[flow/run.sh]
#!/bin/bash
# the make line also repeats each setting of config.mk as NAME=value (left out here)
make -C /OpenROAD-flow-scripts/flow DESIGN_CONFIG=/design/flow/config.mk WORK_HOME=/design/flow/orfs CLKGATE_MAP_FILE= finish
[flow/config.mk]
export PLATFORM = sky130hd
export DESIGN_NAME = arkanoid_audio
export DESIGN_NICKNAME = arkanoid_audio
export VERILOG_FILES = /design/flow/design.v
export SDC_FILE = /design/flow/constraint.sdc
export NUM_CORES = 4
export LEC_CHECK = 0
export CAP_MARGIN = 20
export CORE_MARGIN = 2
export CORE_UTILIZATION = 40
export SLEW_MARGIN = 20
[flow/constraint.sdc]
create_clock -name core_clock -period 12.4 [get_ports {clk_48m}]
set_input_delay 2.4800 -clock core_clock [delete_from_list [all_inputs] [get_ports {clk_48m}]]
set_output_delay 2.4800 -clock core_clock [all_outputs]
set_load 0.01 [all_outputs]
[flow/design.v]
module jt49_dcrm2 #(parameter sw=8) (
    input                clk,
    input                cen,
    input                rst,
    input         [sw-1:0]  din,
    output signed [sw-1:0]  dout
);
localparam dw=10;  
reg  signed [sw+dw:0] integ, exact, error;
reg  signed [sw:0] pre_dout;
reg signed [sw:0] q;
always @(*) begin
    exact = integ+error;
    q = exact[sw+dw:dw];
    pre_dout  = { 1'b0, din } - q;
end
assign dout = pre_dout[sw-1:0];
always @(posedge clk)
    if( rst ) begin
        integ <= {sw+dw+1{1'b0}};
        error <= {sw+dw+1{1'b0}};
    end else if( cen ) begin
        integ <= integ + pre_dout;  
        error <= exact-{q, {dw{1'b0}}};
    end
endmodule
module iir_1st_order
#(
	parameter COEFF_WIDTH = 18,
	parameter COEFF_SCALE = 15,
	parameter DATA_WIDTH  = 16,
	parameter COUNT_BITS  = 10
)
(
	input clk,
	input reset,
	input [COUNT_BITS - 1 : 0] div,
	input signed [COEFF_WIDTH - 1 : 0] A2, B1, B2,
   input signed [DATA_WIDTH - 1 :0] in,
   output [DATA_WIDTH - 1:0] out
);
	reg signed [DATA_WIDTH-1:0] x0,x1,y0;
	reg signed [DATA_WIDTH + COEFF_WIDTH - 1 : 0] out32;
	reg [COUNT_BITS - 1:0] count;
	assign out = y0;
	always @ (*) begin
		out32 <= (B1*x0 + B2*x1) - A2*y0;  
	end
	always @ (posedge clk) begin
		if(reset) begin
			count <= 0;
			x0 <= 0;
			x1 <= 0;
			y0 <= 0;
		end
		else begin
			count <= count + 1'd1;
			if (count == div - 1) begin
					count <= 0;
					y0 <= {out32[DATA_WIDTH + COEFF_WIDTH - 1] , out32[COEFF_SCALE + DATA_WIDTH - 2 : COEFF_SCALE]};
					x1 <= x0;
					x0 <= in;
			end
		end
	end
endmodule  
module iir_2nd_order
#(
	parameter COEFF_WIDTH = 18,
	parameter COEFF_SCALE = 14,
	parameter DATA_WIDTH  = 16,
	parameter COUNT_BITS  = 10
)
(
	input clk,
	input reset,
	input [COUNT_BITS - 1 : 0] div,
	input signed [COEFF_WIDTH - 1 : 0] A2, A3, B1, B2, B3,
   input signed [DATA_WIDTH - 1 : 0] in,
   output [DATA_WIDTH - 1 : 0] out
);
	reg signed [DATA_WIDTH-1 : 0] x0,x1,x2;
	reg signed [DATA_WIDTH-1 : 0] y0,y1;
	reg signed [(DATA_WIDTH + COEFF_WIDTH - 1) : 0] out32;
	reg [COUNT_BITS : 0] count;
	assign out = y0;
	always @ (*) begin
		out32 <= (B1*x0 + B2*x1 + B3*x2) - (A2*y0 + A3*y1);  
	end
	always @ (posedge clk) begin
		if(reset) begin
			count <=  0;
			x0 <= 0;
			x1 <= 0;
			x2 <= 0;
			y0 <= 0;
			y1 <= 0; 
		end
		else begin
			count <= count + 1'd1;
			if (count == div - 1) begin
					count <= 0;
					y1 <= y0;
					y0 <= {out32[DATA_WIDTH + COEFF_WIDTH - 1] , out32[(DATA_WIDTH + COEFF_SCALE - 2) : COEFF_SCALE]};
					x2 <= x1;
					x1 <= x0;
					x0 <= in;
			end
		end
	end
endmodule  
module arkanoid_lpf(
	input clk,
	input reset,
	input signed [15:0] in,
	output signed [15:0] out);
	wire [9:0] div = 10'd256;  
	wire signed [17:0] A2;
	wire signed [17:0] B2;
	wire signed [17:0] B1;
	wire signed [15:0] audio_post_lpf1;
	assign A2 = -18'd18211;
	assign B1 = 18'd7278;
	assign B2 = 18'd7278;
	iir_1st_order lpf6db(.clk(clk),
								.reset(reset),
								.div(div),
								.A2(A2),
								.B1(B1),
								.B2(B2),
								.in(in),
								.out(audio_post_lpf1)); 
	assign out = audio_post_lpf1;
endmodule
module arkanoid_audio
(
	input                clk_48m,
	input                reset,       
	input          [9:0] sound_raw,   
	input                pause,
	input                vol_boost,
	output signed [15:0] sound
);
reg [8:0] div;
always @(posedge clk_48m) begin
	if(!reset)
		div <= 9'd0;
	else
		div <= div + 9'd1;
end
wire dcrm_cen = !div;
wire signed [15:0] sound_dcrm;
jt49_dcrm2 #(16) dcrm
(
	.clk(clk_48m),
	.cen(dcrm_cen),
	.rst(~reset),
	.din({5'd0, sound_raw}),
	.dout(sound_dcrm)
);
wire signed [15:0] sound_filtered;
arkanoid_lpf lpf
(
	.clk(clk_48m),
	.reset(~reset),
	.in(sound_dcrm),
	.out(sound_filtered)
);
assign sound = pause ? 16'd0 : vol_boost ? (sound_filtered <<< 16'd5) : (sound_filtered <<< 16'd4);
endmodule
==> run summary, run 1 <==
Status: no timing/DRC/antenna violations
Final net count: 3171
Critical path endpoint category: flop
Reg2reg setup slack: 2.32 ns
Asr flop ratio synth: 0
P_comb: 954 uW
Largest net degree at the start of global routing: 79
Post-Synthesis Cells: 2463
Late-Pin Clk Latency: 0.39 ns
Starting DRT DRC Count: 697
Die ar.: 57400 um2
Hold slack: 0.462 ns
Area of the core: 55000 um2
Top Consumer: combinational logic
Combinational cell fraction of total power: 0.564
Slew margin rel.: 0.378
Yosys cell count: 2463
Yosys cell types: 86
Tmin final: 10.08 ns
Leakage power figure: 0.0120 uW
Kind of critical path: flop to flop
Via count: 16.0k
HP Start: dcrm.error[5]$_SDFFE_PN0N_
First-pass GRT wire length: 88.1 mm
Tool warnings: 54
Fin util: 0.428
Area grow syn2layout: 5.98%
Yosys Chip Area: 22200 um2
Antenna violations before repair: 0
Antenna Cells: 0
Top-count cell post-synth: inv_1
Area leader share: 0.320
GRT Residual Overflow: 0
Critical-path cell with the highest stage delay: fa_1
Worst Tran Pin Value: 0.932 ns
Root Driver: clkbuf_16
Clock power share: 0.179
Total GRT Usage: 0.197
Buffer depth of the longest clock path: 2
CTS Sinks: 104
Hold Crit Depth: 2
Post-DR vias/cell: 4.98
Slew Viols, Final: 0
Inserted Clock Buffers: 9
Die Ht: 239 um
Post-synth top area cell: fa_1
Stages on worst setup path: 37
Path type of the worst min-delay path: flop to flop
VDD IR max: 0.144 mV
Worst-path clk slew: 0.09 ns
Synthesis Warnings: 4
Max-cap viol count: 0
Comb area leader: adder cells
Vias in the first global route: 16.8k
CTS tree: yes
P_int: 934 uW
Post-synth top flop: dfxtp_1
Layout Skew: 0.0118 ns
Port Buf Inserts: 25
Simple Share, Synth: 0.101
Sequential-to-total area share from yosys stat: 0.0939
Sequential logic power: 433 uW
Total chip power: 1690 uW
Setup Total Neg Slack: 0 ns
Reg2Reg Depth: 37
Crit path largest cell delay: 0.55 ns
Fill cell count: 5427
Setup Fix Bufs, Post-CTS: 0
Cell family with most CP delay: adder cells
Routed WL: 53.6 mm
Cell mode on critical path: fa_1
CP startpoint: lpf.lpf6db.x0[9]$_SDFFE_PN0P_
Critical path data arrival time: 10.38 ns
Max Clk Rate: 99.3 MHz
Adder share: 0.510
Yosys aoi share: 0.113
XOR/XNOR Fraction of Synth Area: 0.0636
Routability congestion estimate from global placement: 0.892
H-tree levels: 3
NetSw: 755 uW
Final setup violation count: 0
Startpoint types: flop
Pwr dens: 71.9 nW/um2
DRT Pass-1 Iters: 4
Final ANT Viol Nets: 0
Top cells by count, synth: inv_1 (575), fa_1 (355), ha_1 (336)
Top cells, area: fa_1 (32%), ha_1 (19%), inv_1 (9.7%)
RSZ-0062 raised after global routing: no
Worst Path Buf+Inv: 5
Worst EP required: 12.71 ns
Cycle use final: 0.813
Mux share: 0.00903
Synthesized area: 22200 um2
Post-route setup slack: 2.32 ns
HPWL Detailed: 46.7 mm
Ys flops: 104
DRC viols: 0
Drt wl/cell: 16.7 um
R2R Path End: lpf.lpf6db.y0[15]$_SDFFE_PN0P_
Row Count: 86
Avg Cell Area, Syn: 9.01 um2
Num ports: 30
Fp util: 0.403
Die Wd: 239 um
Post-synth EDFFs: 0
Clock group: 303 uW
FF-to-FF Start: lpf.lpf6db.x0[9]$_SDFFE_PN0P_
Worst-path fanout max: 7
Net Sw Frac: 0.447
Crit path to: lpf.lpf6db.y0[15]$_SDFFE_PN0P_
Hold buffer count at cts: 0
Final hold violations: 0
Dpl ws: 2.37 ns
Hold Path End: dcrm.error[5]$_SDFFE_PN0N_
Sequential Power Share: 0.256
Cells resized by post-CTS repair: 0
## layer usage
metal | wire length [um] | GRT usage | share of wire
met1 | 24500 | 0.260 | 0.46
met2 | 26700 | 0.346 | 0.50
met3 | 1340 | 0.0165 | 0.025
met4 | 1040 | 0.0487 | 0.019
met5 | 0 | 0 | 0
## metrics by stage
stage	cells	instance area, um2
3_5_place_dp	3203	23200
4_1_cts	3219	23500
2_1_floorplan	2466	22200
3_3_place_gp	3203	23200
5_1_grt	3219	23500
6_report	3219	23500
## area by class of cell
class / count / area [um2] / area share
repair buffers: 36 / 333 / 0.0142
flip-flops and latches: 104 / 2080 / 0.0886
well taps: 748 / 936 / 0.0398
inverters: 576 / 2160 / 0.0920
clock buffers: 9 / 225 / 0.00958
clock inverters: 7 / 71.3 / 0.00303
multi-input cells: 1739 / 17700 / 0.753
==> inputs of run 2 (changes only) <==
ABC_AREA = 1   (was not set)
CORE_UTILIZATION = 71   (was 40)
CTS_CLUSTER_SIZE = 72   (was not set)
PLACE_DENSITY = 0.65   (was not set)
SETUP_SLACK_MARGIN = -0.35   (was not set)
clock period = 8.26 ns   (was 12.4 ns; I/O delays follow)
==> run 2 against run 1 <==
Compared with the run above:
- the run now fails in 5_1_grt
- die area fell by 41%
- area after synthesis grew 3.9%
- synthesized cell count up 15%
==> run summary, run 2 <==
Status: did not finish
Exit stage: 5_1_grt
Err: [ERROR GRT-0232] Routing congestion too high. Check the congestion heatmap in the GUI.
Synthesized area: 23000 um2 (+3.9%)
Post-synth top flop: dfxtp_1
Post-synth top area cell: fa_1
GRT Residual Overflow: 66
Port Buf Inserts: 25 (unchanged)
Avg Cell Area, Syn: 8.12 um2 (-9.8%)
Total GRT Usage: 0.640
Sequential-to-total area share from yosys stat: 0.0904 (-0.00349)
Die Ht: 184 um (-23%)
HPWL Detailed: 62.9 mm (+35%)
Root Driver: clkbuf_16
Routability congestion estimate from global placement: 1.01 (+13%)
Top-count cell post-synth: inv_1
Ys flops: 104 (unchanged)
Asr flop ratio synth: 0 (unchanged)
Simple Share, Synth: 0.129 (+0.0276)
Comb area leader: adder cells
Die ar.: 33900 um2 (-41%)
Yosys cell count: 2837 (+15%)
Die Wd: 184 um (-23%)
Yosys cell types: 56 (-35%)
Top cells by count, synth: inv_1 (761), fa_1 (355), ha_1 (336)
Synthesis Warnings: 4 (unchanged)
Inserted Clock Buffers: 9 (unchanged)
Fp util: 0.726 (+0.323)
Row Count: 65 (-24%)
Post-synth EDFFs: 0 (unchanged)
Area leader share: 0.308 (-0.0119)
Yosys aoi share: 0.103 (-0.0107)
Mux share: 0.000489 (-0.00854)
CTS Sinks: 104 (unchanged)
Top cells, area: fa_1 (31%), ha_1 (18%), inv_1 (12%)
Area of the core: 31700 um2 (-42%)
XOR/XNOR Fraction of Synth Area: 0.0551 (-0.00844)
H-tree levels: 3 (unchanged)
Dpl cells: 3463 (+8.1%)
Num ports: 30 (unchanged)
Post-Synthesis Cells: 2837 (+15%)
Adder share: 0.491 (-0.0189)
Buffer depth of the longest clock path: 2 (unchanged)
Yosys Chip Area: 23000 um2 (+3.9%)
[run 2: stage by stage]
step	area (um2)	TNS, ns	hold slack (ns)	setup WS (ns)
2_1_floorplan	23100	-2.13	0.417	-0.340
4_1_cts	26700	-7.19	0.450	-0.772
3_5_place_dp	25400	-12.63	0.433	-1.09
3_3_place_gp	25400	-9.34	0.430	-0.822
[run 2: layer usage]
metal / global-route usage / overflow
met2: 0.875 / 33
met4: 0.611 / 31
met3: 0.417 / 2
met1: 0.644 / 0
met5: 0.0963 / 0
[run 2: repair_timing]
action,CTS
setup endpoints to repair,16
setup buffers,24
pin swaps,110
hold buffers,0
hold endpoints to repair,0
resized,206
==> inputs of run 3 (changes only) <==
CELL_PAD_IN_SITES_DETAIL_PLACEMENT = 0   (was not set)
CORE_ASPECT_RATIO = 0.89   (was not set)
CORE_UTILIZATION = 72   (was 71)
CTS_CLUSTER_SIZE = 25   (was 72)
GPL_ROUTABILITY_DRIVEN = 0   (was not set)
HOLD_SLACK_MARGIN = -0.08   (was not set)
MAX_ROUTING_LAYER = met4   (was not set)
MIN_ROUTING_LAYER = met1   (was not set)
PLACE_DENSITY = not set   (was 0.65)
PLACE_DENSITY_LB_ADDON = 0.01   (was not set)
SETUP_SLACK_MARGIN = not set   (was -0.35)
SLEW_MARGIN = 0   (was 20)
clock period = 8.38 ns   (was 8.26 ns; I/O delays follow)
==> run 3 against run 2 <==
Compared with the run above:
- now fails the layout checks on setup timing
- synthesized cell count stayed put
- area after synthesis stayed put
- die area is 1.4% lower
==> run summary, run 3 <==
Status: finished with violations
SO Viols: setup timing
Buffer depth of the longest clock path: 2 (unchanged)
RSZ-0062 raised after global routing: yes
P_comb: 2190 uW
Final setup violation count: 16
Yosys Chip Area: 23000 um2 (unchanged)
Reg2Reg Depth: 37
Max Clk Rate: 102 MHz
Hold slack: 0.450 ns
Row Count: 61 (-6.2%)
Num ports: 30 (unchanged)
Critical-path cell with the highest stage delay: fa_1
CP startpoint: lpf.lpf6db.x0[9]$_SDFFE_PN0P_
Post-synth top area cell: fa_1
Hold buffer count at cts: 0 (unchanged)
HPWL Detailed: 57.4 mm (-8.7%)
Slew margin rel.: 0.288
Avg Cell Area, Syn: 8.12 um2 (unchanged)
H-tree levels: 3 (unchanged)
Crit path largest cell delay: 0.60 ns
FF-to-FF Start: lpf.lpf6db.x0[9]$_SDFFE_PN0P_
R2R Path End: lpf.lpf6db.y0[6]$_SDFFE_PN0P_
Area leader share: 0.308 (unchanged)
Top cells by count, synth: inv_1 (761), fa_1 (355), ha_1 (336)
Net Sw Frac: 0.541
Final hold violations: 0
Worst EP required: 8.74 ns
Clock power share: 0.151
Vias in the first global route: 22.3k
Via count: 22.8k
Mux share: 0.000489 (unchanged)
Sequential logic power: 670 uW
Pwr dens: 122 nW/um2
Tool warnings: 57
Hold Path End: div[0]$_SDFF_PN0_
DRC viols: 0
NetSw: 1820 uW
Slew Viols, Final: 0
Critical path data arrival time: 10.20 ns
Top-count cell post-synth: inv_1
Late-Pin Clk Latency: 0.41 ns
Combinational cell fraction of total power: 0.650
Yosys aoi share: 0.103 (unchanged)
Adder share: 0.491 (unchanged)
Yosys cell count: 2837 (unchanged)
Stages on worst setup path: 37
Startpoint types: flop
Top cells, area: fa_1 (31%), ha_1 (18%), inv_1 (12%)
CTS Sinks: 104 (unchanged)
Synthesis Warnings: 4 (unchanged)
DRT Pass-1 Iters: 8
Final net count: 3797
Layout Skew: 0.0201 ns
VDD IR max: 0.355 mV
Worst Path Buf+Inv: 12
Path type of the worst min-delay path: flop to flop
Root Driver: clkbuf_16
Cycle use final: 1.17
Tmin final: 9.84 ns
Drt wl/cell: 24.9 um
Port Buf Inserts: 25 (unchanged)
HP Start: div[0]$_SDFF_PN0_
Area of the core: 31400 um2 (-1.1%)
P_int: 1550 uW
Hold Crit Depth: 1
Final ANT Viol Nets: 0
Post-synth EDFFs: 0 (unchanged)
Area grow syn2layout: 19.3%
Die Ht: 173 um (-6.2%)
Routed WL: 87.3 mm
Max-cap viol count: 0
Setup Total Neg Slack: -16.71 ns
GRT Residual Overflow: 0
Worst Tran Pin Value: 1.07 ns
Total GRT Usage: 0.456
Comb area leader: adder cells
Die ar.: 33400 um2 (-1.4%)
Post-Synthesis Cells: 2837 (unchanged)
Inserted Clock Buffers: 9 (unchanged)
DP Area: 25400 um2 (about the same)
Fp util: 0.734 (+0.00808)
Post-DR vias/cell: 6.49
Antenna violations before repair: 5
Kind of critical path: flop to flop
Post-route setup slack: -1.46 ns
Reg2reg setup slack: -1.46 ns
Fill cell count: 1561
First-pass GRT wire length: 115 mm
Yosys cell types: 56 (unchanged)
Largest net degree at the start of global routing: 44
Sequential Power Share: 0.199
Cell family with most CP delay: adder cells
Worst-path fanout max: 4
Clock group: 508 uW
Ys flops: 104 (unchanged)
Post-synth top flop: dfxtp_1
Die Wd: 194 um (+5.1%)
XOR/XNOR Fraction of Synth Area: 0.0551 (unchanged)
Asr flop ratio synth: 0 (unchanged)
Critical path endpoint category: flop
Total chip power: 3370 uW
Sequential-to-total area share from yosys stat: 0.0904 (unchanged)
Crit path to: lpf.lpf6db.y0[6]$_SDFFE_PN0P_
Worst-path clk slew: 0.09 ns
Cell mode on critical path: fa_1
Leakage power figure: 0.0147 uW
Starting DRT DRC Count: 3541
Dpl ws: -0.984 ns (+0.106 ns)
Top Consumer: combinational logic
Synthesized area: 23000 um2 (unchanged)
Final Instance Area: 27500 um2
Simple Share, Synth: 0.129 (unchanged)
CTS tree: yes
-- run 3: per-layer routing --
| layer | wire [um] | vias to the layer above | track usage | share of wire |
|---|---|---|---|---|
| li1 | - | 9328 | - | - |
| met1 | 27600 | 10500 | 0.541 | 0.32 |
| met2 | 36700 | 2054 | 0.720 | 0.42 |
| met3 | 13600 | 901 | 0.0919 | 0.16 |
| met4 | 9380 | 0 | 0.276 | 0.11 |
| met5 | 0 | - | - | 0 |
-- run 3: metrics by stage --
| stage | instances | utilization |
|---|---|---|
| finish | 3511 | 0.876 |
| global route | 3511 | 0.876 |
| CTS | 3484 | 0.850 |
| detailed placement | 3445 | 0.810 |
| global placement | 3445 | 0.810 |
| floorplan | 2840 | - |
-- run 3: what timing repair did --
| item | 4_1_cts | 5_1_grt |
|---|---|---|
| gates resized | 172 | 162 |
| endpoints found under the setup margin | 16 | 16 |
| pin swaps | 116 | 141 |
| setup buffers | 24 | 24 |
-- run 3: layout make-up --
type	instances	area, um2	area share
sequential	104	2110	0.0767
clock buffer	9	225	0.00819
multi-input combinational	1936	19500	0.709
tap	409	512	0.0186
inverter	770	2890	0.105
clock inverter	7	95.1	0.00346
antenna	5	12.5	0.000455
timing repair buffer	271	2150	0.0782
==> inputs of run 4 (changes only) <==
CELL_PAD_IN_SITES_DETAIL_PLACEMENT = not set   (was 0)
CORE_ASPECT_RATIO = not set   (was 0.89)
CTS_CLUSTER_DIAMETER = 394   (was not set)
CTS_CLUSTER_SIZE = 99   (was 25)
GPL_ROUTABILITY_DRIVEN = not set   (was 0)
HOLD_SLACK_MARGIN = not set   (was -0.08)
MAX_ROUTING_LAYER = not set   (was met4)
MIN_ROUTING_LAYER = not set   (was met1)
PLACE_DENSITY = 0.42   (was not set)
PLACE_DENSITY_LB_ADDON = not set   (was 0.01)
SETUP_SLACK_MARGIN = 0.97   (was not set)
SLEW_MARGIN = 20   (was 0)
TNS_END_PERCENT = 15   (was not set)
clock period = 8.82 ns   (was 8.38 ns; I/O delays follow)
==> run 4 against run 3 <==
Compared with the run above:
- the layout still fails its checks (setup timing)
- first-iteration DRC count decreased by 40%
- critical path depth decreased by 1
- cell area decreased by 4.8%
- clock skew about the same
- total power decreased by 6.8%
- largest cell class unchanged
- largest power group unchanged
==> run summary, run 4 <==
Critical-path cell with the highest stage delay: fa_1
Crit path to: lpf.lpf6db.y0[7]$_SDFFE_PN0P_
Late-Pin Clk Latency: 0.39 ns (-0.02 ns)
Post-route setup slack: -0.473 ns (+0.986 ns)
Max-cap viol count: 0 (unchanged)
Hold slack: 0.468 ns (+0.0181 ns)
First-pass GRT wire length: 116 mm (+0.49%)
H-tree levels: 3 (unchanged)
Kind of critical path: flop to flop
Simple Share, Synth: 0.129 (unchanged)
Area of the core: 31600 um2 (+0.59%)
Top Consumer: combinational logic
Clock power share: 0.150 (about the same)
Tool warnings: 60 (+5.3%)
Post-Synthesis Cells: 2837 (unchanged)
Asr flop ratio synth: 0 (unchanged)
CTS tree: yes
Dpl ws: -0.487 ns (+0.497 ns)
Synthesis Warnings: 4 (unchanged)
Mux share: 0.000489 (unchanged)
Final net count: 3673 (-3.3%)
Area grow syn2layout: 13.6%
Ys flops: 104 (unchanged)
Root Driver: clkbuf_16
Reg2reg setup slack: -0.47 ns (+0.99 ns)
GRT Residual Overflow: 0 (unchanged)
Combinational cell fraction of total power: 0.645 (-0.005)
Die ar.: 33400 um2 (about the same)
Fill cell count: 1859 (+19%)
Area leader share: 0.308 (unchanged)
DRT Pass-1 Iters: 6 (-2)
Crit path largest cell delay: 0.61 ns (about the same)
Tmin final: 9.29 ns (-0.546 ns)
Comb area: 19100 um2 (-1.8%)
Die Wd: 183 um (-5.5%)
Cycle use final: 1.05 (-0.121)
Yosys aoi share: 0.103 (unchanged)
Worst EP required: 9.16 ns (+0.42 ns)
Worst Tran Pin Value: 1.09 ns (+0.0272 ns)
Register area: 2110 um2 (+0.18%)
Avg Cell Area, Syn: 8.12 um2 (unchanged)
Top cells by count, synth: inv_1 (761), fa_1 (355), ha_1 (336)
Slew Viols, Final: 0 (unchanged)
Fp util: 0.730 (-0.00434)
Die Ht: 183 um (+5.9%)
SO Viols: setup timing
Path type of the worst min-delay path: flop to flop
CP startpoint: lpf.lpf6db.x0[9]$_SDFFE_PN0P_
Worst-path fanout max: 5 (+1)
Post-DR vias/cell: 6.12 (-5.7%)
Top-count cell post-synth: inv_1
VDD IR max: 0.307 mV (-13%)
Status: finished with violations
Max Clk Rate: 108 MHz (+5.9%)
Vias in the first global route: 22.1k (-0.87%)
Net Sw Frac: 0.532 (-0.00837)
Post-synth EDFFs: 0 (unchanged)
Routed WL: 76.1 mm (-13%)
CTS Sinks: 104 (unchanged)
XOR/XNOR Fraction of Synth Area: 0.0551 (unchanged)
Comb area leader: adder cells
Critical path data arrival time: 9.63 ns (-0.57 ns)
Worst-path clk slew: 0.10 ns (about the same)
Port Buf Inserts: 25 (unchanged)
Dpl cells: 3339 (-3.1%)
Setup Total Neg Slack: -3.11 ns (+13.60 ns)
Largest net degree at the start of global routing: 45 (+2.3%)
HP Start: lpf.lpf6db.count[0]$_SDFF_PP0_
P_int: 1470 uW (-5.1%)
Stages on worst setup path: 36 (-2.7%)
Drt wl/cell: 22.5 um (-9.4%)
Cell family with most CP delay: adder cells
Top cells, area: fa_1 (31%), ha_1 (18%), inv_1 (12%)
Leakage power figure: 0.0140 uW (-4.9%)
Yosys Chip Area: 23000 um2 (unchanged)
Yosys cell types: 56 (unchanged)
Adder share: 0.491 (unchanged)
R2R Path End: lpf.lpf6db.y0[7]$_SDFFE_PN0P_
Cell mode on critical path: fa_1
Antenna Cells: 0 (-5)
Row Count: 65 (+6.6%)
Critical path endpoint category: flop
Post-synth top flop: dfxtp_1
Hold buffer count at cts: 0 (unchanged)
Pwr dens: 120 nW/um2 (-2.1%)
Buffer depth of the longest clock path: 2 (unchanged)
Clock group: 472 uW (-7.1%)
Worst Path Buf+Inv: 10 (-2)
Num ports: 30 (unchanged)
FF-to-FF Start: lpf.lpf6db.x0[9]$_SDFFE_PN0P_
Fin cells: 3375 (-3.9%)
NetSw: 1670 uW (-8.3%)
Sequential logic power: 640 uW (-4.5%)
Reg2Reg Depth: 36 (-2.7%)
Synthesized area: 23000 um2 (unchanged)
Final ANT Viol Nets: 0 (unchanged)
Final hold violations: 0 (unchanged)
Slew margin rel.: 0.269 (-0.0196)
Hold Crit Depth: 1 (unchanged)
Post-synth top area cell: fa_1
Total chip power: 3140 uW (-6.8%)
Total GRT Usage: 0.455 (-0.000832)
Layout Skew: 0.0205 ns (+0.000332 ns)
DRC viols: 0 (unchanged)
Sequential-to-total area share from yosys stat: 0.0904 (unchanged)
RSZ-0062 raised after global routing: yes
Final setup violation count: 14 (-2)
Hold Path End: lpf.lpf6db.count[0]$_SDFF_PP0_
Routability congestion estimate from global placement: 0.991
Via count: 20.6k (-9.4%)
Inserted Clock Buffers: 9 (unchanged)
Starting DRT DRC Count: 2126 (-40%)
Sequential Power Share: 0.204 (+0.005)
Yosys cell count: 2837 (unchanged)
P_comb: 2020 uW (-8%)
Startpoint types: flop
Antenna violations before repair: 4 (-1)
HPWL Detailed: 60.5 mm (+5.2%)
## run 4: area by class of cell
class | instances | share of cell area
timing repair buffer | 147 | 0.0455
clock buffer | 9 | 0.00861
sequential | 104 | 0.0808
clock inverter | 7 | 0.00363
inverter | 770 | 0.111
multi-input combinational | 1936 | 0.732
tap | 402 | 0.0192
## run 4: stage by stage
stage | instance area [um2] | utilization
5_1_grt | 26200 | 0.829
3_3_place_gp | 24800 | 0.787
2_1_floorplan | 23400 | -
4_1_cts | 25700 | 0.815
6_report | 26200 | 0.829
3_5_place_dp | 24800 | 0.787
## run 4: what timing repair did
item,CTS,global route
buffers inserted,15,5
endpoints found under the hold margin,0,0
gates cloned,0,0
gates resized,104,101
pin swaps,82,78
setup endpoints to repair,16,16
## run 4: routing by layer
layer  part of all wire  routed length, um  vias to the layer above  global-route usage
li1                   -                  -                     9062                   -
met1               0.36              27500                     9796               0.539
met2               0.46              34700                     1314               0.738
met3              0.097               7350                      461              0.0999
met4              0.085               6460                        8               0.327
met5            0.00064                 49                        -                   0
==> inputs of run 5 (changes only) <==
CELL_PAD_IN_SITES_DETAIL_PLACEMENT = 1   (was not set)
CELL_PAD_IN_SITES_GLOBAL_PLACEMENT = 3   (was not set)
CORE_MARGIN = 8   (was 2)
CORE_UTILIZATION = 54   (was 72)
CTS_CLUSTER_DIAMETER = not set   (was 394)
CTS_CLUSTER_SIZE = 72   (was 99)
GPL_ROUTABILITY_DRIVEN = 0   (was not set)
HOLD_SLACK_MARGIN = 0.18   (was not set)
PLACE_DENSITY = not set   (was 0.42)
PLACE_DENSITY_LB_ADDON = 0.16   (was not set)
SETUP_SLACK_MARGIN = -1.72   (was 0.97)
SLEW_MARGIN = 35   (was 20)
TNS_END_PERCENT = 5   (was 15)
clock period = 20.0 ns   (was 8.82 ns; I/O delays follow)
==> run 5 against run 4 <==
Compared with the run above:
- die area up 48%
- the run now fails in 3_1_place_gp_skip_io
- synthesized cell count unchanged
- area after synthesis unchanged
==> run summary, run 5 <==
Status: did not finish
Exit stage: 3_1_place_gp_skip_io
Err: [ERROR FLW-0024] Place density exceeds 1.0 (current PLACE_DENSITY_LB_ADDON =  0.16). Please check if the value of  PLACE_DENSITY_LB_ADDON is between 0 and 0.99.
Area of the core: 42000 um2 (+33%)
Top cells by count, synth: inv_1 (761), fa_1 (355), ha_1 (336)
Synthesis Warnings: 4 (unchanged)
Top-count cell post-synth: inv_1
Area leader share: 0.308 (unchanged)
Avg Cell Area, Syn: 8.12 um2 (unchanged)
Yosys cell count: 2837 (unchanged)
Yosys cell types: 56 (unchanged)
Die ar.: 49500 um2 (+48%)
Ys flops: 104 (unchanged)
Asr flop ratio synth: 0 (unchanged)
Post-Synthesis Cells: 2837 (unchanged)
Post-synth top flop: dfxtp_1
Sequential-to-total area share from yosys stat: 0.0904 (unchanged)
Post-synth top area cell: fa_1
Die Ht: 223 um (+22%)
Synthesized area: 23000 um2 (unchanged)
Comb area leader: adder cells
XOR/XNOR Fraction of Synth Area: 0.0551 (unchanged)
Simple Share, Synth: 0.129 (unchanged)
Top cells, area: fa_1 (31%), ha_1 (18%), inv_1 (12%)
Yosys Chip Area: 23000 um2 (unchanged)
Die Wd: 223 um (+22%)
Row Count: 75 (+15%)
Fp util: 0.548 (-0.182)
Adder share: 0.491 (unchanged)
Yosys aoi share: 0.103 (unchanged)
Post-synth EDFFs: 0 (unchanged)
Mux share: 0.000489 (unchanged)
==> inputs of run 6 (changes only) <==
ABC_AREA = not set   (was 1)
CELL_PAD_IN_SITES_DETAIL_PLACEMENT = 0   (was 1)
CELL_PAD_IN_SITES_GLOBAL_PLACEMENT = not set   (was 3)
CORE_ASPECT_RATIO = 0.89   (was not set)
CORE_MARGIN = 2   (was 8)
CORE_UTILIZATION = 61   (was 54)
CTS_CLUSTER_SIZE = 55   (was 72)
HOLD_SLACK_MARGIN = 0.12   (was 0.18)
MAX_ROUTING_LAYER = met4   (was not set)
MIN_ROUTING_LAYER = met1   (was not set)
PLACE_DENSITY_LB_ADDON = 0.01   (was 0.16)
SETUP_SLACK_MARGIN = not set   (was -1.72)
SLEW_MARGIN = 40   (was 35)
TNS_END_PERCENT = not set   (was 5)
clock period = 8.89 ns   (was 20.0 ns; I/O delays follow)
==> run 6 against run 5 <==
Compared with the run above:
- now fails the layout checks on setup timing
- die area shrank 23%
- synthesized cell count shrank 13%
- area after synthesis shrank 3.7%
==> run summary, run 6 <==
Top cells by count, synth: inv_1 (575), fa_1 (355), ha_1 (336)
Buffer depth of the longest clock path: 2
Routed WL: 55.8 mm
Yosys aoi share: 0.113 (+0.0107)
Port Buf Inserts: 25
Adder share: 0.510 (+0.0189)
Die Wd: 206 um (-7.4%)
CTS Sinks: 104
H-tree levels: 3
Fin cells: 3119
Die ar.: 37900 um2 (-23%)
P_comb: 1340 uW
Yosys cell types: 86 (+54%)
Antenna violations before repair: 0
Total GRT Usage: 0.320
Avg Cell Area, Syn: 9.01 um2 (+11%)
Final ANT Viol Nets: 0
Register area: 2100 um2
Num ports: 30
Stages on worst setup path: 38
Worst-path fanout max: 4
Comb area leader: adder cells
Clock group: 430 uW
Post-Synthesis Cells: 2463 (-13%)
RSZ-0062 raised after global routing: yes
Mux share: 0.00903 (+0.00854)
Kind of critical path: flop to flop
HP Start: dcrm.error[5]$_SDFFE_PN0N_
Post-route setup slack: -0.539 ns
Area of the core: 35600 um2 (-15%)
DRC viols: 0
NetSw: 1070 uW
Max Clk Rate: 106 MHz
Combinational cell fraction of total power: 0.566
CTS tree: yes
CP startpoint: lpf.lpf6db.x0[8]$_SDFFE_PN0P_
P_int: 1300 uW
First-pass GRT wire length: 89.5 mm
Area grow syn2layout: 13.2%
Row Count: 65 (-13%)
Late-Pin Clk Latency: 0.40 ns
Net Sw Frac: 0.452
Slew margin rel.: 0.407
Max-cap viol count: 0
Final hold violations: 0
Post-synth top flop: dfxtp_1
Worst-path clk slew: 0.08 ns
Fill cell count: 2823
FF-to-FF Start: lpf.lpf6db.x0[8]$_SDFFE_PN0P_
Final net count: 3350
Vias in the first global route: 17.4k
Antenna Cells: 0
GRT Residual Overflow: 0
Post-synth EDFFs: 0 (unchanged)
Worst Path Buf+Inv: 7
Tmin final: 9.43 ns
Top Consumer: combinational logic
Die Ht: 184 um (-17%)
Post-synth top area cell: fa_1
Reg2Reg Depth: 38
Sequential Power Share: 0.253
Crit path to: lpf.lpf6db.y0[15]$_SDFFE_PN0P_
Path type of the worst min-delay path: flop to flop
Post-DR vias/cell: 5.41
Root Driver: clkbuf_16
Area leader share: 0.320 (+0.0119)
Ys flops: 104 (unchanged)
Sequential-to-total area share from yosys stat: 0.0939 (+0.00349)
Sequential logic power: 599 uW
Critical path data arrival time: 9.69 ns
Worst EP required: 9.15 ns
Critical-path cell with the highest stage delay: fa_1
Critical path endpoint category: flop
Final setup violation count: 10
Fp util: 0.623 (+0.0747)
XOR/XNOR Fraction of Synth Area: 0.0636 (+0.00844)
Top-count cell post-synth: inv_1
Asr flop ratio synth: 0 (unchanged)
Reg2reg setup slack: -0.54 ns
Fin util: 0.705
Inserted Clock Buffers: 9
Hold buffer count at cts: 0
Worst Tran Pin Value: 0.876 ns
Yosys cell count: 2463 (-13%)
Tool warnings: 57
Drt wl/cell: 17.9 um
Comb area: 18300 um2
Cell family with most CP delay: adder cells
Cycle use final: 1.06
Synthesized area: 22200 um2 (-3.7%)
Status: finished with violations
Starting DRT DRC Count: 816
Slew Viols, Final: 0
Startpoint types: flop
Hold Crit Depth: 2
DRT Pass-1 Iters: 5
Top cells, area: fa_1 (32%), ha_1 (19%), inv_1 (9.7%)
Yosys Chip Area: 22200 um2 (-3.7%)
Pwr dens: 94.4 nW/um2
R2R Path End: lpf.lpf6db.y0[15]$_SDFFE_PN0P_
Dpl cells: 3092
Leakage power figure: 0.0130 uW
Hold Path End: dcrm.error[5]$_SDFFE_PN0N_
Largest net degree at the start of global routing: 79
VDD IR max: 0.254 mV
Layout Skew: 0.0168 ns
HPWL Detailed: 47.9 mm
Synthesis Warnings: 4 (unchanged)
Via count: 16.9k
Clock power share: 0.181
Simple Share, Synth: 0.101 (-0.0276)
Crit path largest cell delay: 0.58 ns
SO Viols: setup timing
Hold slack: 0.459 ns
==> run 6: metrics by stage <==
| step | setup WS (ns) | TNS, ns | area, um2 | power (uW) |
|---|---|---|---|---|
| 6_report | -0.539 | -2.28 | 25100 | 2370 |
| 4_1_cts | -0.519 | -2.90 | 24800 | 2370 |
| 3_3_place_gp | -0.448 | -2.66 | 24300 | 1880 |
| 2_1_floorplan | -0.205 | -0.205 | 22400 | 1660 |
| 5_1_grt | -0.853 | -5.88 | 25100 | 2570 |
| 3_5_place_dp | -0.585 | -3.83 | 24300 | 1920 |
==> run 6: layer usage <==
layer / track usage / up-vias / wire [um]
met3: 0.0684 / 94 / 3120
met5: - / - / 0
met4: 0.115 / 0 / 1820
met1: 0.408 / 8225 / 24700
met2: 0.504 / 355 / 26100
li1: - / 8204 / -
==> run 6: cell type report <==
cell class	instances	share of cell area
Multi-Input combinational cell	1739	0.727
Inverter	576	0.0861
Sequential cell	104	0.0837
Timing Repair Buffer	215	0.0673
Tap cell	469	0.0234
Clock buffer	9	0.00897
Clock inverter	7	0.00334
==> run 6: repair_timing <==
| action | in CTS | in global routing |
|---|---|---|
| hold endpoints to repair | 0 | 0 |
| endpoints found under the setup margin | 12 | 16 |
| gates resized | 45 | 54 |
| setup buffers | 5 | 7 |
| pin swaps | 48 | 48 |
==> inputs of run 7 (changes only) <==
CAP_MARGIN = 5   (was 20)
CELL_PAD_IN_SITES_DETAIL_PLACEMENT = not set   (was 0)
CORE_ASPECT_RATIO = not set   (was 0.89)
CORE_UTILIZATION = 72   (was 61)
CTS_CLUSTER_DIAMETER = 29   (was not set)
CTS_CLUSTER_SIZE = not set   (was 55)
GPL_ROUTABILITY_DRIVEN = not set   (was 0)
HOLD_SLACK_MARGIN = not set   (was 0.12)
MAX_ROUTING_LAYER = not set   (was met4)
MIN_ROUTING_LAYER = not set   (was met1)
PLACE_DENSITY_LB_ADDON = not set   (was 0.01)
SETUP_SLACK_MARGIN = 0.85   (was not set)
SLEW_MARGIN = 20   (was 40)
clock period = 9.3 ns   (was 8.89 ns; I/O delays follow)
==> run 7 against run 6 <==
Compared with the run above:
- still fails the layout checks on setup timing
- cell count shrank 4.2%
- clock skew up 0.0030 ns
- wire length rose by 2.6%
- highest routed layer unchanged
==> run summary, run 7 <==
Status: finished with violations
SO Viols: setup timing
Late-Pin Clk Latency: 0.39 ns (about the same)
Worst-path fanout max: 6 (+2)
Fp util: 0.729 (+0.106)
Die Wd: 180 um (-13%)
DRT Pass-1 Iters: 8 (+3)
Clock group: 413 uW (-4%)
Fill cell count: 1917 (-32%)
Final setup violation count: 12 (+2)
Slew margin rel.: 0.175 (-0.231)
Synthesized area: 22200 um2 (unchanged)
Port Buf Inserts: 25 (unchanged)
Sequential logic power: 578 uW (-3.5%)
Kind of critical path: flop to flop
Final net count: 3293 (-1.7%)
Cycle use final: 1.03 (-0.0354)
Worst Path Buf+Inv: 9 (+2)
Post-synth EDFFs: 0 (unchanged)
FF-to-FF Start: lpf.lpf6db.x0[10]$_SDFFE_PN0P_
HPWL Detailed: 46.8 mm (-2.3%)
Adder share: 0.510 (unchanged)
Synthesis Warnings: 4 (unchanged)
Top-count cell post-synth: inv_1
Final hold violations: 0 (unchanged)
Yosys aoi share: 0.113 (unchanged)
Yosys Chip Area: 22200 um2 (unchanged)
Routability congestion estimate from global placement: 0.991
Critical-path cell with the highest stage delay: fa_1
Top cells, area: fa_1 (32%), ha_1 (19%), inv_1 (9.7%)
Hold Path End: dcrm.error[4]$_SDFFE_PN0N_
Vias in the first global route: 18.5k (+6.2%)
Drt wl/cell: 19.2 um (+7.1%)
Cell family with most CP delay: adder cells
Register area: 2110 um2 (+0.48%)
Critical path data arrival time: 9.75 ns (+0.06 ns)
DRC viols: 0 (unchanged)
Antenna violations before repair: 0 (unchanged)
XOR/XNOR Fraction of Synth Area: 0.0636 (unchanged)
Post-route setup slack: -0.234 ns (+0.304 ns)
Net Sw Frac: 0.456 (+0.00480)
Asr flop ratio synth: 0 (unchanged)
Area of the core: 30400 um2 (-15%)
Worst-path clk slew: 0.09 ns (about the same)
Post-DR vias/cell: 5.85 (+8.0%)
Max Clk Rate: 105 MHz (-1.1%)
Starting DRT DRC Count: 998 (+22%)
Num ports: 30 (unchanged)
Reg2Reg Depth: 36 (-5.3%)
Combinational cell fraction of total power: 0.565 (about the same)
Final ANT Viol Nets: 0 (unchanged)
Tool warnings: 59 (+3.5%)
HP Start: dcrm.error[4]$_SDFFE_PN0N_
NetSw: 1040 uW (-2.8%)
Worst Tran Pin Value: 1.22 ns (+0.346 ns)
R2R Path End: lpf.lpf6db.y0[15]$_SDFFE_PN0P_
Worst EP required: 9.52 ns (+0.37 ns)
Leakage power figure: 0.0127 uW (-2.1%)
Post-synth top flop: dfxtp_1
Sequential Power Share: 0.254 (about the same)
Via count: 17.5k (+3.5%)
Area grow syn2layout: 11.8%
Post-synth top area cell: fa_1
Clock power share: 0.181 (about the same)
P_comb: 1290 uW (-4%)
Critical path endpoint category: flop
Top Consumer: combinational logic
Hold Crit Depth: 2 (unchanged)
CTS Sinks: 104 (unchanged)
CP startpoint: lpf.lpf6db.x0[10]$_SDFFE_PN0P_
Post-Synthesis Cells: 2463 (unchanged)
VDD IR max: 0.273 mV (+7.5%)
Reg2reg setup slack: -0.23 ns (+0.30 ns)
GRT Residual Overflow: 0 (unchanged)
Crit path largest cell delay: 0.56 ns (-0.02 ns)
Die ar.: 32200 um2 (-15%)
Routed WL: 57.2 mm (+2.6%)
Comb area: 18400 um2 (+0.73%)
Total GRT Usage: 0.360 (+0.0404)
Comb area leader: adder cells
Row Count: 64 (-1.5%)
Ys flops: 104 (unchanged)
Die Ht: 180 um (-2.4%)
Yosys cell types: 86 (unchanged)
Pwr dens: 91.9 nW/um2 (-2.7%)
Startpoint types: flop
Root Driver: clkbuf_16
Avg Cell Area, Syn: 9.01 um2 (unchanged)
RSZ-0062 raised after global routing: yes
First-pass GRT wire length: 92.3 mm (+3.1%)
Simple Share, Synth: 0.101 (unchanged)
Layout Skew: 0.0198 ns (+0.00300 ns)
Antenna Cells: 0 (unchanged)
Mux share: 0.00903 (unchanged)
Sequential-to-total area share from yosys stat: 0.0939 (unchanged)
Tmin final: 9.53 ns (+0.106 ns)
Crit path to: lpf.lpf6db.y0[15]$_SDFFE_PN0P_
H-tree levels: 3 (unchanged)
Top cells by count, synth: inv_1 (575), fa_1 (355), ha_1 (336)
Yosys cell count: 2463 (unchanged)
Cell mode on critical path: fa_1
Max-cap viol count: 0 (unchanged)
Hold slack: 0.457 ns (-0.00219 ns)
Stages on worst setup path: 36 (-5.3%)
Slew Viols, Final: 0 (unchanged)
Inserted Clock Buffers: 9 (unchanged)
Buffer depth of the longest clock path: 2 (unchanged)
Path type of the worst min-delay path: flop to flop
Largest net degree at the start of global routing: 83 (+5.1%)
Area leader share: 0.320 (unchanged)
Fin util: 0.815 (+0.110)
P_int: 1240 uW (-4.7%)
CTS tree: yes
==> run 7: layout make-up <==
cell class | count | share of cell area
Inverter | 576 | 0.0871
Tap cell | 396 | 0.0200
Sequential cell | 104 | 0.0851
Multi-Input combinational cell | 1739 | 0.741
Timing Repair Buffer | 158 | 0.0539
Clock inverter | 7 | 0.00333
Clock buffer | 9 | 0.00908
==> run 7: what timing repair did <==
item	CTS	global route
setup endpoints to repair	15	16
pin swaps	38	48
buffers inserted	25	6
hold buffers	0	0
gates resized	83	40
==> run 7: routing by layer <==
metal | part of all wire | wire, um | vias to the layer above | global-route usage
met4 | 0.054 | 3100 | 0 | 0.183
met2 | 0.48 | 27700 | 616 | 0.602
met3 | 0.062 | 3520 | 174 | 0.0594
met5 | 0 | 0 | - | 0
li1 | - | - | 8110 | -
met1 | 0.40 | 22900 | 8574 | 0.454
==> run 7: through the flow <==
stage / power [uW] / setup TNS [ns] / setup slack [ns] / cells / cell area, um2
after detailed placement: 1830 / -0.395 / -0.258 / 2942 / 23700
after global routing: 2440 / -4.30 / -0.549 / 2989 / 24800
after floorplan: 1590 / 0 / 0.205 / 2466 / 22500
after CTS: 2250 / -0.228 / -0.144 / 2983 / 24600
after global placement: 1780 / -0.0642 / -0.0642 / 2942 / 23700
final: 2280 / -0.978 / -0.234 / 2989 / 24800
==> inputs of run 8 (changes only) <==
CELL_PAD_IN_SITES_DETAIL_PLACEMENT = 0   (was not set)
CORE_ASPECT_RATIO = 0.89   (was not set)
CTS_CLUSTER_DIAMETER = 27   (was 29)
CTS_CLUSTER_SIZE = 25   (was not set)
GPL_ROUTABILITY_DRIVEN = 0   (was not set)
HOLD_SLACK_MARGIN = -0.08   (was not set)
MAX_ROUTING_LAYER = met4   (was not set)
MIN_ROUTING_LAYER = met1   (was not set)
PLACE_DENSITY_LB_ADDON = 0.01   (was not set)
SLEW_MARGIN = 40   (was 20)
clock period = 8.89 ns   (was 9.3 ns; I/O delays follow)
==> run 8 against run 7 <==
Compared with the run above:
- still fails the layout checks on setup timing
- worst hold slack improved by 0.0062 ns
- cell area up 2.7%
- synthesized cell count unchanged
- count of clock-buffer cells in the layout did not move
- area after synthesis unchanged
- maximum frequency is 3.9% lower
- worst setup slack got worse by 0.80 ns
- clock skew increased by 0.0015 ns
- non-clock buffer count increased by 70
- via count increased by 4.0%
- largest cell class unchanged
- largest power group unchanged
- highest routed layer unchanged
==> run summary, run 8 <==
Status: finished with violations
SO Viols: setup timing
Synthesis Warnings: 4 (unchanged)
Slew margin rel.: 0.403 (+0.228)
Dpl ws: -0.675 ns (-0.417 ns)
Clock power share: 0.190 (+0.009)
Root Driver: clkbuf_16
Max-cap viol count: 0 (unchanged)
Drt wl/cell: 20.1 um (+5.0%)
Inserted Clock Buffers: 9 (unchanged)
Ys flops: 104 (unchanged)
Post-synth EDFFs: 0 (unchanged)
Mux share: 0.00903 (unchanged)
Starting DRT DRC Count: 1385 (+39%)
Hold slack: 0.463 ns (+0.00624 ns)
Final setup violation count: 14 (+2)
Crit path to: lpf.lpf6db.y0[15]$_SDFFE_PN0P_
Post-Synthesis Cells: 2463 (unchanged)
Simple Share, Synth: 0.101 (unchanged)
Net Sw Frac: 0.463 (+0.00641)
Final ANT Viol Nets: 0 (unchanged)
Die Ht: 170 um (-5.5%)
Area of the core: 30300 um2 (-0.58%)
Post-synth top area cell: fa_1
Slew Viols, Final: 0 (unchanged)
Row Count: 60 (-6.3%)
Adder share: 0.510 (unchanged)
Via count: 18.2k (+4.0%)
Worst Path Buf+Inv: 8 (-1)
Antenna violations before repair: 0 (unchanged)
Synthesized area: 22200 um2 (unchanged)
Area leader share: 0.320 (unchanged)
Area grow syn2layout: 14.9%
Tmin final: 9.93 ns (+0.391 ns)
Path type of the worst min-delay path: flop to flop
Metal-1 WL: 24.2 mm (+5.6%)
Stages on worst setup path: 38 (+5.6%)
Layout Skew: 0.0213 ns (+0.00148 ns)
First-pass GRT wire length: 97.2 mm (+5.4%)
HP Start: dcrm.error[2]$_SDFFE_PN0N_
Crit path largest cell delay: 0.53 ns (-0.03 ns)
CTS tree: yes
Comb area leader: adder cells
P_comb: 1380 uW (+7%)
Total chip power: 2440 uW (+7.1%)
Critical path data arrival time: 10.20 ns (+0.45 ns)
Post-synth top flop: dfxtp_1
HPWL Detailed: 48.4 mm (+3.4%)
DRT Pass-1 Iters: 6 (-2)
Yosys cell types: 86 (unchanged)
Critical-path cell with the highest stage delay: fa_1
Fill cell count: 1737 (-9.4%)
Worst Tran Pin Value: 0.895 ns (-0.327 ns)
Clock group: 463 uW (+12%)
Worst-path clk slew: 0.09 ns (about the same)
Fin util: 0.842 (+0.0271)
Critical path endpoint category: flop
Routed WL: 61.7 mm (+7.7%)
Antenna Cells: 0 (unchanged)
Top cells, area: fa_1 (32%), ha_1 (19%), inv_1 (9.7%)
Yosys aoi share: 0.113 (unchanged)
Top cells by count, synth: inv_1 (575), fa_1 (355), ha_1 (336)
Final Instance Area: 25500 um2 (+2.7%)
Met2 wire length: 29.8 mm (+7.5%)
CP startpoint: lpf.lpf6db.x0[10]$_SDFFE_PN0P_
Sequential logic power: 601 uW (+4.0%)
Post-DR vias/cell: 5.93 (+1.4%)
Cycle use final: 1.12 (+0.0913)
NetSw: 1130 uW (+8.6%)
Reg2Reg Depth: 38 (+5.6%)
Total GRT Usage: 0.402 (+0.0421)
Die ar.: 32200 um2 (about the same)
Met3 Wirelength: 4.65 mm (+32%)
Pwr dens: 95.8 nW/um2 (+4.2%)
Tool warnings: 57 (-3.4%)
Largest net degree at the start of global routing: 70 (-16%)
Port Buf Inserts: 25 (unchanged)
DP Area: 24300 um2 (+2.5%)
Leakage power figure: 0.0130 uW (+2.5%)
Cell mode on critical path: fa_1
Yosys cell count: 2463 (unchanged)
FF-to-FF Start: lpf.lpf6db.x0[10]$_SDFFE_PN0P_
Final hold violations: 0 (unchanged)
Max Clk Rate: 101 MHz (-3.9%)
P_int: 1310 uW (+5.8%)
Sequential-to-total area share from yosys stat: 0.0939 (unchanged)
Num ports: 30 (unchanged)
Reg2reg setup slack: -1.04 ns (-0.80 ns)
CTS Sinks: 104 (unchanged)
Post-route setup slack: -1.04 ns (-0.801 ns)
H-tree levels: 3 (unchanged)
Hold Path End: dcrm.error[2]$_SDFFE_PN0N_
VDD IR max: 0.290 mV (+6.1%)
Sequential Power Share: 0.246 (-0.008)
DRC viols: 0 (unchanged)
Kind of critical path: flop to flop
Worst EP required: 9.17 ns (-0.35 ns)
Startpoint types: flop
Vias in the first global route: 18.8k (+1.7%)
Fp util: 0.733 (+0.00422)
Die Wd: 190 um (+5.9%)
Late-Pin Clk Latency: 0.40 ns (about the same)
Worst-path fanout max: 5 (-1)
Top Consumer: combinational logic
XOR/XNOR Fraction of Synth Area: 0.0636 (unchanged)
Buffer depth of the longest clock path: 2 (unchanged)
Asr flop ratio synth: 0 (unchanged)
R2R Path End: lpf.lpf6db.y0[15]$_SDFFE_PN0P_
Final net count: 3363 (+2.1%)
GRT Residual Overflow: 0 (unchanged)
Yosys Chip Area: 22200 um2 (unchanged)
Cell family with most CP delay: adder cells
Hold Crit Depth: 2 (unchanged)
Uppermost routed layer: met4
Avg Cell Area, Syn: 9.01 um2 (unchanged)
RSZ-0062 raised after global routing: yes
Top-count cell post-synth: inv_1
Combinational cell fraction of total power: 0.564 (about the same)
[run 8: stage by stage]
step                setup TNS (ns)  instances
floorplan                   -0.205       2466
global placement             -3.36       3025
detailed placement           -4.49       3025
CTS                          -3.12       3057
global route                -11.11       3066
finish                       -7.84       3066
[run 8: cell type report]
| cell class | instances | area, um2 | area share |
|---|---|---|---|
| clock buffer | 9 | 225 | 0.00884 |
| clock inverter | 7 | 98.8 | 0.00388 |
| inverter | 576 | 2160 | 0.0849 |
| multi-input combinational | 1739 | 18600 | 0.728 |
| sequential | 104 | 2120 | 0.0833 |
| tap | 403 | 504 | 0.0198 |
| timing repair buffer | 228 | 1810 | 0.0709 |
[run 8: repair_timing]
item | CTS | global route
pin swaps | 54 | 55
setup endpoints to repair | 16 | 20
gates cloned | 0 | 0
hold buffers | 0 | 0
buffers inserted | 16 | 9
gates resized | 93 | 51
[run 8: per-layer routing]
metal	vias to the layer above	GRT usage
met5	-	-
met4	0	0.160
met3	198	0.0620
met2	825	0.665
met1	8900	0.500
li1	8245	-
==> inputs of run 9 (changes only) <==
CELL_PAD_IN_SITES_DETAIL_PLACEMENT = not set   (was 0)
CORE_ASPECT_RATIO = not set   (was 0.89)
CTS_CLUSTER_DIAMETER = 26   (was 27)
CTS_CLUSTER_SIZE = not set   (was 25)
GPL_ROUTABILITY_DRIVEN = not set   (was 0)
HOLD_SLACK_MARGIN = not set   (was -0.08)
MIN_ROUTING_LAYER = not set   (was met1)
PLACE_DENSITY_LB_ADDON = not set   (was 0.01)
SETUP_SLACK_MARGIN = 3.41   (was 0.85)
SLEW_MARGIN = 20   (was 40)
clock period = 13.2 ns   (was 8.89 ns; I/O delays follow)
==> run 9 against run 8 <==
Compared with the run above:
- the run now finishes clean
- total power fell by 35%
- non-clock buffer count fell by 179
- sequential power fell by 33%
- via count fell by 8.0%
- area after synthesis did not move
- count of clock-buffer cells in the layout rose by 1
- synthesized cell count did not move
- critical path depth fell by 1
- worst setup slack improved by 4.7 ns
- clock skew fell by 0.0035 ns
- wire length fell by 12%
- critical endpoint unchanged
- highest routed layer unchanged
==> run summary, run 9 <==
Status: no timing/DRC/antenna violations
Max Clk Rate: 104 MHz (+3.6%)
Cycle use final: 0.726 (-0.391)
DRC viols: 0 (unchanged)
CTS Sinks: 104 (unchanged)
Area grow syn2layout: 6.23%
Comb area leader: adder cells
Hold Crit Depth: 2 (unchanged)
Path type of the worst min-delay path: flop to flop
Total GRT Usage: 0.354 (-0.0480)
Worst-path fanout max: 4 (-1)
Worst Path Buf+Inv: 6 (-2)
H-tree levels: 3 (unchanged)
Critical-path cell with the highest stage delay: fa_1
Cell family with most CP delay: adder cells
Cell mode on critical path: fa_1
Sequential Power Share: 0.255 (+0.009)
FF-to-FF Start: lpf.lpf6db.x0[12]$_SDFFE_PN0P_
Slew Viols, Final: 0 (unchanged)
Reg2Reg Depth: 37 (-2.6%)
Routed WL: 54.1 mm (-12%)
Critical path data arrival time: 9.88 ns (-0.32 ns)
Post-synth EDFFs: 0 (unchanged)
Vias in the first global route: 17.6k (-6.7%)
GRT Residual Overflow: 0 (unchanged)
HP Start: dcrm.error[2]$_SDFFE_PN0N_
Final Instance Area: 23600 um2 (-7.5%)
Sequential-to-total area share from yosys stat: 0.0939 (unchanged)
Synthesis Warnings: 4 (unchanged)
Mux share: 0.00903 (unchanged)
Routability congestion estimate from global placement: 1.01
Yosys cell types: 86 (unchanged)
Crit path largest cell delay: 0.59 ns (+0.06 ns)
Max-cap viol count: 0 (unchanged)
Hold Path End: dcrm.error[2]$_SDFFE_PN0N_
Clock power share: 0.178 (-0.012)
Reg2reg setup slack: 3.62 ns (+4.66 ns)
DP Area: 22800 um2 (-6.3%)
Num ports: 30 (unchanged)
Layout Skew: 0.0179 ns (-0.00346 ns)
P_comb: 904 uW (-34%)
XOR/XNOR Fraction of Synth Area: 0.0636 (unchanged)
Fp util: 0.729 (-0.00422)
Worst-path clk slew: 0.09 ns (about the same)
Area leader share: 0.320 (unchanged)
Ys flops: 104 (unchanged)
Avg Cell Area, Syn: 9.01 um2 (unchanged)
Top Consumer: combinational logic
Root Driver: clkbuf_16
Yosys aoi share: 0.113 (unchanged)
Stages on worst setup path: 37 (-2.6%)
Tool warnings: 57 (unchanged)
Row Count: 64 (+6.7%)
Antenna Cells: 0 (unchanged)
Post-DR vias/cell: 5.80 (-2.1%)
Buffer depth of the longest clock path: 2 (unchanged)
Die Wd: 180 um (-5.5%)
Die ar.: 32200 um2 (about the same)
RSZ-0062 raised after global routing: yes
Crit path to: lpf.lpf6db.y0[15]$_SDFFE_PN0P_
Top cells, area: fa_1 (32%), ha_1 (19%), inv_1 (9.7%)
Adder share: 0.510 (unchanged)
R2R Path End: lpf.lpf6db.y0[15]$_SDFFE_PN0P_
Clock group: 284 uW (-39%)
Yosys cell count: 2463 (unchanged)
Starting DRT DRC Count: 992 (-28%)
Synthesized area: 22200 um2 (unchanged)
Drt wl/cell: 18.8 um (-6.5%)
DRT Pass-1 Iters: 5 (-1)
Net Sw Frac: 0.450 (-0.0132)
First-pass GRT wire length: 87.5 mm (-10%)
Hold buffer count at cts: 0 (unchanged)
Setup Total Neg Slack: 0 ns (+7.84 ns)
Hold slack: 0.463 ns (-0.000274 ns)
CP startpoint: lpf.lpf6db.x0[12]$_SDFFE_PN0P_
Antenna violations before repair: 0 (unchanged)
CTS tree: yes
Inserted Clock Buffers: 9 (unchanged)
Critical path endpoint category: flop
Largest net degree at the start of global routing: 57 (-19%)
Pwr dens: 67.6 nW/um2 (-29%)
Sequential logic power: 405 uW (-33%)
P_int: 877 uW (-33%)
Top cells by count, synth: inv_1 (575), fa_1 (355), ha_1 (336)
Post-synth top area cell: fa_1
Combinational cell fraction of total power: 0.567 (+0.003)
Final ANT Viol Nets: 0 (unchanged)
Final hold violations: 0 (unchanged)
Asr flop ratio synth: 0 (unchanged)
Via count: 16.7k (-8.0%)
Die Ht: 180 um (+5.9%)
Leakage power figure: 0.0121 uW (-7.1%)
Area of the core: 30400 um2 (+0.58%)
Worst Tran Pin Value: 1.03 ns (+0.136 ns)
Worst EP required: 13.50 ns (+4.33 ns)
Late-Pin Clk Latency: 0.38 ns (-0.02 ns)
Slew margin rel.: 0.313 (-0.0900)
Yosys Chip Area: 22200 um2 (unchanged)
VDD IR max: 0.187 mV (-35%)
Final net count: 3184 (-5.3%)
Post-Synthesis Cells: 2463 (unchanged)
Final setup violation count: 0 (-14)
Tmin final: 9.58 ns (-0.348 ns)
Startpoint types: flop
Simple Share, Synth: 0.101 (unchanged)
NetSw: 716 uW (-37%)
HPWL Detailed: 45.6 mm (-5.7%)
Top-count cell post-synth: inv_1
Kind of critical path: flop to flop
Port Buf Inserts: 25 (unchanged)
Post-synth top flop: dfxtp_1
[run 9: cell type report]
cell class,instances,area [um2]
fillers,2227,6870
inverters,576,2160
clock inverters,5,53.8
repair buffers,49,430
well taps,396,495
multi-input cells,1739,18100
clock buffers,10,239
flip-flops and latches,104,2120
[run 9: per-layer routing]
| metal | wire (um) | track usage | vias up | part of all wire |
|---|---|---|---|---|
| met2 | 26300 | 0.579 | 518 | 0.49 |
| met4 | 2260 | 0.150 | 0 | 0.042 |
| met3 | 3500 | 0.0699 | 128 | 0.065 |
| met5 | 0 | - | - | 0 |
| met1 | 22100 | 0.431 | 8182 | 0.41 |
| li1 | - | - | 7879 | - |
[run 9: timing repair]
action / 4_1_cts / 5_1_grt
gates resized: 18 / 67
endpoints found under the hold margin: 0 / 0
pin swaps: 4 / 49
setup endpoints to repair: 5 / 11
buffers inserted: 0 / 13
[run 9: metrics by stage]
stage / util / total power [uW] / setup WS (ns) / std cells
finish: 0.774 / 1590 / 3.62 / 2879
global route: 0.774 / 1710 / 3.30 / 2879
CTS: 0.760 / 1580 / 3.43 / 2866
detailed placement: 0.748 / 1290 / 3.11 / 2851
global placement: 0.748 / 1270 / 3.24 / 2851
floorplan: - / 1120 / 3.74 / 2466
==> inputs of run 10 (changes only) <==
ABC_AREA = 1   (was not set)
CAP_MARGIN = 20   (was 5)
CELL_PAD_IN_SITES_DETAIL_PLACEMENT = 0   (was not set)
CORE_ASPECT_RATIO = 0.89   (was not set)
CORE_MARGIN = 7   (was 2)
CORE_UTILIZATION = 46   (was 72)
CTS_CLUSTER_DIAMETER = 279   (was 26)
CTS_CLUSTER_SIZE = 99   (was not set)
GPL_ROUTABILITY_DRIVEN = 0   (was not set)
HOLD_SLACK_MARGIN = 0.12   (was not set)
MIN_ROUTING_LAYER = met1   (was not set)
PLACE_DENSITY_LB_ADDON = 0.09   (was not set)
SETUP_SLACK_MARGIN = not set   (was 3.41)
SLEW_MARGIN = 40   (was 20)
TNS_END_PERCENT = 35   (was not set)
clock period = 8.89 ns   (was 13.2 ns; I/O delays follow)
==> run 10 against run 9 <==
Compared with the run above:
- now fails the layout checks on setup timing
- core utilization decreased by 23 points
- via count is 14% higher
- critical path depth is 1 higher
- worst hold slack worse by 0.014 ns
- sequential power is 59% higher
- area after synthesis is 3.9% higher
- cell count grew 29%
- worst setup slack got worse by 3.7 ns
- highest routed layer unchanged
- synthesized cell count increased by 15%
- largest power group unchanged
==> run summary, run 10 <==
Final net count: 3755 (+18%)
SO Viols: setup timing
Clock power share: 0.146 (-0.032)
Top-count cell post-synth: inv_1
Buffer depth of the longest clock path: 2 (unchanged)
Startpoint types: flop
Simple Share, Synth: 0.129 (+0.0276)
Die Ht: 225 um (+25%)
Starting DRT DRC Count: 1090 (+9.9%)
Avg Cell Area, Syn: 8.12 um2 (-9.8%)
Mux share: 0.000489 (-0.00854)
H-tree levels: 3 (unchanged)
CP startpoint: lpf.lpf6db.x0[7]$_SDFFE_PN0P_
Antenna Cells: 0 (unchanged)
Status: finished with violations
Reg2reg setup slack: -0.05 ns (-3.67 ns)
Layout Skew: 0.0156 ns (-0.00222 ns)
Area leader share: 0.308 (-0.0119)
Final setup violation count: 5 (+5)
HP Start: lpf.lpf6db.count[0]$_SDFF_PP0_
Root Driver: clkbuf_16
Fp util: 0.465 (-0.264)
Critical path data arrival time: 9.21 ns (-0.67 ns)
Post-route setup slack: -0.0513 ns (-3.67 ns)
Antenna violations before repair: 0 (unchanged)
Drt wl/cell: 18.2 um (-3.1%)
DRT Pass-1 Iters: 6 (+1)
Worst-path fanout max: 6 (+2)
Pwr dens: 114 nW/um2 (+69%)
Routed WL: 67.9 mm (+25%)
Die ar.: 56600 um2 (+75%)
Final ANT Viol Nets: 0 (unchanged)
Dpl cells: 3693 (+30%)
Die Wd: 251 um (+40%)
Comb area: 19000 um2 (+5.0%)
Via count: 19.0k (+14%)
Path type of the worst min-delay path: flop to flop
CTS tree: yes
First-pass GRT wire length: 106 mm (+22%)
Post-synth EDFFs: 0 (unchanged)
Kind of critical path: flop to flop
Num ports: 30 (unchanged)
Yosys cell count: 2837 (+15%)
Uppermost routed layer: met4
Area of the core: 49500 um2 (+63%)
Cell mode on critical path: fa_1
Sequential-to-total area share from yosys stat: 0.0904 (-0.00349)
Register area: 2100 um2 (-0.65%)
Total GRT Usage: 0.246 (-0.109)
Adder share: 0.491 (-0.0189)
Late-Pin Clk Latency: 0.41 ns (+0.03 ns)
Synthesized area: 23000 um2 (+3.9%)
Combinational cell fraction of total power: 0.645 (+0.078)
CTS Sinks: 104 (unchanged)
Hold Crit Depth: 1 (-1)
Dpl ws: -0.390 ns (-3.50 ns)
Inserted Clock Buffers: 9 (unchanged)
Post-DR vias/cell: 5.10 (-12%)
Synthesis Warnings: 4 (unchanged)
Max Clk Rate: 112 MHz (+7.1%)
Post-synth top flop: dfxtp_1
Max-cap viol count: 0 (unchanged)
Ys flops: 104 (unchanged)
Top cells, area: fa_1 (31%), ha_1 (18%), inv_1 (12%)
NetSw: 1640 uW (+130%)
Fill cell count: 4703 (+110%)
Fin util: 0.543 (-0.231)
GRT Residual Overflow: 0 (unchanged)
Post-synth top area cell: fa_1
Sequential logic power: 642 uW (+59%)
Vias in the first global route: 19.3k (+10%)
Comb area leader: adder cells
R2R Path End: lpf.lpf6db.y0[11]$_SDFFE_PN0P_
Worst-path clk slew: 0.09 ns (about the same)
Hold Path End: lpf.lpf6db.count[0]$_SDFF_PP0_
Final hold violations: 0 (unchanged)
Area grow syn2layout: 16.8%
VDD IR max: 0.242 mV (+29%)
Top Consumer: combinational logic
Net Sw Frac: 0.534 (+0.0845)
XOR/XNOR Fraction of Synth Area: 0.0551 (-0.00844)
Met2 wire length: 32.2 mm (+22%)
RSZ-0062 raised after global routing: yes
Critical path endpoint category: flop
Slew Viols, Final: 0 (unchanged)
Leakage power figure: 0.0145 uW (+20%)
Post-Synthesis Cells: 2837 (+15%)
Largest net degree at the start of global routing: 45 (-21%)
Met3 Wirelength: 2.89 mm (-17%)
Stages on worst setup path: 38 (+2.7%)
Asr flop ratio synth: 0 (unchanged)
DRC viols: 0 (unchanged)
Worst Path Buf+Inv: 9 (+3)
Crit path largest cell delay: 0.57 ns (-0.02 ns)
Fin cells: 3726 (+29%)
Slew margin rel.: 0.459 (+0.146)
Cell family with most CP delay: adder cells
FF-to-FF Start: lpf.lpf6db.x0[7]$_SDFFE_PN0P_
P_comb: 1980 uW (+120%)
Worst EP required: 9.16 ns (-4.34 ns)
Tool warnings: 56 (-1.8%)
P_int: 1430 uW (+63%)
Critical-path cell with the highest stage delay: fa_1
Cycle use final: 1.01 (+0.280)
Top cells by count, synth: inv_1 (761), fa_1 (355), ha_1 (336)
Row Count: 77 (+20%)
Sequential Power Share: 0.209 (-0.046)
Crit path to: lpf.lpf6db.y0[11]$_SDFFE_PN0P_
Metal-1 WL: 31.4 mm (+42%)
Reg2Reg Depth: 38 (+2.7%)
HPWL Detailed: 59.0 mm (+29%)
Worst Tran Pin Value: 0.806 ns (-0.225 ns)
Port Buf Inserts: 25 (unchanged)
Yosys cell types: 56 (-35%)
Yosys aoi share: 0.103 (-0.0107)
Tmin final: 8.94 ns (-0.637 ns)
Hold slack: 0.449 ns (-0.0138 ns)
Yosys Chip Area: 23000 um2 (+3.9%)
Clock group: 447 uW (+57%)
-- run 10: per-stage QoR --
step                TNS, ns  cell area, um2  total power [uW]
finish               -0.106           26900              3070
global route          -3.83           26900              3320
CTS                  -0.179           26300              3050
detailed placement    -3.53           25400              2590
global placement      -2.75           25400              2570
floorplan                 0           23000              2080
-- run 10: final cells by class --
class	instances	area share
well taps	671	0.0312
clock inverters	7	0.00302
repair buffers	229	0.0666
flip-flops and latches	104	0.0782
clock buffers	9	0.00837
inverters	770	0.107
multi-input cells	1936	0.705
-- run 10: timing repair --
item,4_1_cts,5_1_grt
buffers inserted,4,13
pin swaps,83,114
gates resized,115,115
endpoints found under the setup margin,14,16
hold buffers,0,0
-- run 10: metal layers --
| layer | global-route usage | vias to the layer above |
|---|---|---|
| met5 | - | - |
| met4 | 0.0474 | 0 |
| met3 | 0.0309 | 69 |
| met2 | 0.402 | 413 |
| met1 | 0.330 | 9290 |
| li1 | - | 9244 |
No activity file was given, so power comes from the tool's default toggle rates.
